Design ahb_lite_fir_filter, start of the top module:
module ahb_lite_fir_filter(
    input clk,
          n_rst,
    input logic hsel,
    input logic [3:0] haddr,
    input logic hsize,
    input logic [1:0] htrans,
    input logic hwrite,
    input logic [15:0] hwdata,
    output logic [15:0] hrdata,
    output logic hresp
);
Size: roughly 3500 cells after synthesis, roughly 420 flip-flops, ~44 I/O pins.
clock: 7.62 ns
lec_check: 0
cap_margin: 20
cell_pad_in_sites_global_placement: 0
core_margin: 2
core_utilization: 72
gpl_routability_driven: 1
gpl_timing_driven: 1
max_routing_layer: met5
place_density_lb_addon: 0.01
setup_slack_margin: 0.1
slew_margin: 35
run.sh (not shown) runs the stock make flow with config.mk's settings and CLKGATE_MAP_FILE=.
The starting point did not get past 5_1_grt (GRT-0232).
Rerun with:
- CELL_PAD_IN_SITES_GLOBAL_PLACEMENT: 0 -> default
- CORE_UTILIZATION: 72 -> 40
- GPL_ROUTABILITY_DRIVEN: 1 -> default
- GPL_TIMING_DRIVEN: 1 -> default
- MAX_ROUTING_LAYER: met5 -> default
- PLACE_DENSITY_LB_ADDON: 0.01 -> default
- SETUP_SLACK_MARGIN: 0.1 -> default
- SLEW_MARGIN: 35 -> 20
- clock period: 7.62 -> 12.0 ns (I/O delays scaled with it)
The new run passed the timing, DRC and antenna checks.
Die size came out higher by 78%.
Area after synthesis stays the same.
Synthesized cell count is unchanged.
Rerun with:
- CELL_PAD_IN_SITES_GLOBAL_PLACEMENT: default -> 0
- CORE_UTILIZATION: 40 -> 72
- CTS_CLUSTER_SIZE: default -> 29
- GPL_ROUTABILITY_DRIVEN: default -> 1
- GPL_TIMING_DRIVEN: default -> 1
- MAX_ROUTING_LAYER: default -> met5
- PLACE_DENSITY_LB_ADDON: default -> 0.21
- SLEW_MARGIN: 20 -> 35
- clock period: 12.0 -> 4.76 ns (I/O delays scaled with it)
This time the run died in 5_1_grt (GRT-0116).
Synthesized cell count stays the same.
Die size shrinks by well over a third.
Synthesized area does not change.
Rerun with:
- CTS_CLUSTER_SIZE: 29 -> 20
- PLACE_DENSITY: default -> 0.78
- PLACE_DENSITY_LB_ADDON: 0.21 -> default
- SETUP_SLACK_MARGIN: default -> -0.55
- clock period: 4.76 -> 7.62 ns (I/O delays scaled with it)
Result: With this change the flow completed and failed the layout checks on negative setup slack; area after synthesis stays the same; die area does not change; synthesized cell count does not change.
Rerun with:
- ABC_AREA: default -> 1
- CAP_MARGIN: 20 -> 0
- CORE_ASPECT_RATIO: default -> 0.9
- CTS_CLUSTER_SIZE: 20 -> 80
- HOLD_SLACK_MARGIN: default -> 0.3
- PLACE_DENSITY: 0.78 -> default
- PLACE_DENSITY_LB_ADDON: default -> 0.21
- SETUP_SLACK_MARGIN: -0.55 -> -0.3
- clock period: 7.62 -> 3.37 ns (I/O delays scaled with it)
What happened: The new run aborted during 5_1_grt. Die size goes up by about 1.3%. Synthesized area rose by about 1.3%. Synthesized cell count grows by about 24%.
Rerun with:
- ABC_AREA: 1 -> default
- CAP_MARGIN: 0 -> 20
- CELL_PAD_IN_SITES_GLOBAL_PLACEMENT: 0 -> default
- CORE_ASPECT_RATIO: 0.9 -> default
- CORE_UTILIZATION: 72 -> 64
- CTS_CLUSTER_SIZE: 80 -> default
- GPL_ROUTABILITY_DRIVEN: 1 -> default
- GPL_TIMING_DRIVEN: 1 -> default
- HOLD_SLACK_MARGIN: 0.3 -> default
- MAX_ROUTING_LAYER: met5 -> default
- PLACE_DENSITY_LB_ADDON: 0.21 -> default
- SETUP_SLACK_MARGIN: -0.3 -> default
- SLEW_MARGIN: 35 -> 20
- clock period: 3.37 -> 7.84 ns (I/O delays scaled with it)
What happened: The changed run produced a layout that fails on negative setup slack; synthesized cell count is lower by 20%; synthesized area drops by 1.3%; die area goes up by 11%.

---

== ember ==
ahb_lite_fir_filter again, from the RTL that the note above started with.
clock: 7.2 ns
lec_check: 0
abc_area: 1
cap_margin: 20
cell_pad_in_sites_global_placement: 0
core_margin: 2
core_utilization: 70
cts_cluster_diameter: 344
cts_cluster_size: 15
gpl_routability_driven: 1
gpl_timing_driven: 1
hold_slack_margin: -0.09
max_routing_layer: met4
place_density_lb_addon: 0.02
setup_slack_margin: 2.07
slew_margin: 35
For ember, the flow was terminated by a tool error in 5_1_grt and produced no final design.
## Diff of input files: violet against ember
Settings: SETUP_SLACK_MARGIN changed from 2.07 to -0.31; CORE_ASPECT_RATIO newly set to 0.98; HOLD_SLACK_MARGIN removed (was -0.09); CORE_UTILIZATION changed from 70 to 72; PLACE_DENSITY_LB_ADDON changed from 0.02 to 0.21; ABC_AREA removed (was 1); CTS_CLUSTER_DIAMETER removed (was 344); CTS_CLUSTER_SIZE changed from 15 to 29; MAX_ROUTING_LAYER changed from met4 to met5; the clock period (ns, I/O delays scaled along) changed from 7.2 to 3.74.
--- outcome ---
- violet is listed as incomplete: the tool reported an error in 5_1_grt and the run ended there.
- Compared to ember, violet has chip area line of the yosys report 1.3% lower.
- The cell resize tally after clock tree synthesis in violet is 0.856 times that in ember.
- Comparing number of buffers added by the clock tree synthesis step for ember and violet, the bigger number came from violet.
- From ember to violet the numbers moved as follows: share of cell area taken by muxes after synthesis has increased, share of flip-flops with an asynchronous set or reset after synthesis has remained practically unchanged.
- ember has higher synthesized cell count than violet.
- The chip area in violet sits about 4% below the value recorded for ember.
- Taking ember as the reference, in violet overall die height went down; area of the placeable core went down.
--- input diff violet..lagoon ---
Settings: SETUP_SLACK_MARGIN changed from -0.31 to 2.36; PLACE_DENSITY_LB_ADDON removed (was 0.21); CORE_ASPECT_RATIO removed (was 0.98); GPL_ROUTABILITY_DRIVEN removed (was 1); CTS_CLUSTER_SIZE removed (was 29); MAX_ROUTING_LAYER removed (was met5); CORE_UTILIZATION changed from 72 to 67; SLEW_MARGIN changed from 35 to 20; GPL_TIMING_DRIVEN removed (was 1); CELL_PAD_IN_SITES_GLOBAL_PLACEMENT removed (was 0); the clock period (ns, I/O delays scaled along) changed from 3.74 to 8.88.
==> comparison <==
- lagoon | status: complete | timing, DRC, antenna: pass
- Effective utilization at floorplan down 5.6 points in lagoon wrt violet
- Comparing post-placement cell area for lagoon and violet, the smaller number came from lagoon.
- Re post-CTS repair timing setup buffer count: lagoon is 56 up on violet.
- Of lagoon and violet, the run reporting the higher post-place setup slack was lagoon.
- On number of hold buffers added after CTS, lagoon and violet are neck and neck.
- Sort lagoon and violet by total clock buffers created by CTS asc -> top: lagoon
- Looking at final estimated routing congestion in global placement, lagoon sits 7.1% below violet.
- Taking violet as the reference, in lagoon horizontal die dimension picked up an extra 2.6%, overall chip area picked up an extra about 7%.
For quartz, these inputs were changed with respect to lagoon:
Settings: a change of CORE_UTILIZATION from 67 to 72; a deleted SETUP_SLACK_MARGIN that had been 2.36; an added CTS_CLUSTER_DIAMETER of 391; an added CTS_CLUSTER_SIZE of 98; a change of the clock period (ns, I/O delays scaled along) from 8.88 to 4.86.
[summary]
- quartz did not finish: a tool error stopped it during 5_1_grt.
- Diff lagoon -> quartz: number of cells after detailed placement grew by 9.6%; post-CTS repair timing setup buffer count shrank by 94; final HPWL from detailed placement grew by about 10%; number of top-level pins held steady.
- Placeable core area of quartz falls short of that of lagoon by a little under 10%.
- quartz has die size below what lagoon had.
- On setup slack at placement, the higher figure sits with lagoon, not quartz.
Inputs modified between quartz and juniper:
Settings: ABC_AREA: unset -> 1; CORE_UTILIZATION: 72 -> 71; MAX_ROUTING_LAYER: unset -> met4; CTS_CLUSTER_SIZE: 98 -> 15; CTS_CLUSTER_DIAMETER: 391 -> 243; PLACE_DENSITY_LB_ADDON: unset -> 0.01; the clock period (ns, I/O delays scaled along): 4.86 -> 7.84.
## What came out
Status juniper: flow complete, layout not clean - setup timing. juniper vs. quartz: placement-stage cell area went down, post-synthesis mux area share went down, die area went up, number of buffers added on ports did not really move, xor and xnor area share after synthesis went down. juniper vs. quartz: total cell area reported by yosys after synthesis now larger; share of the core filled by cells before placement went down; count of cells resized by post-cts repair lost 228. Fraction of the mapped netlist area in simple logic gates was lower in the run labelled quartz. juniper reports a higher number of rows in the core area than quartz does.
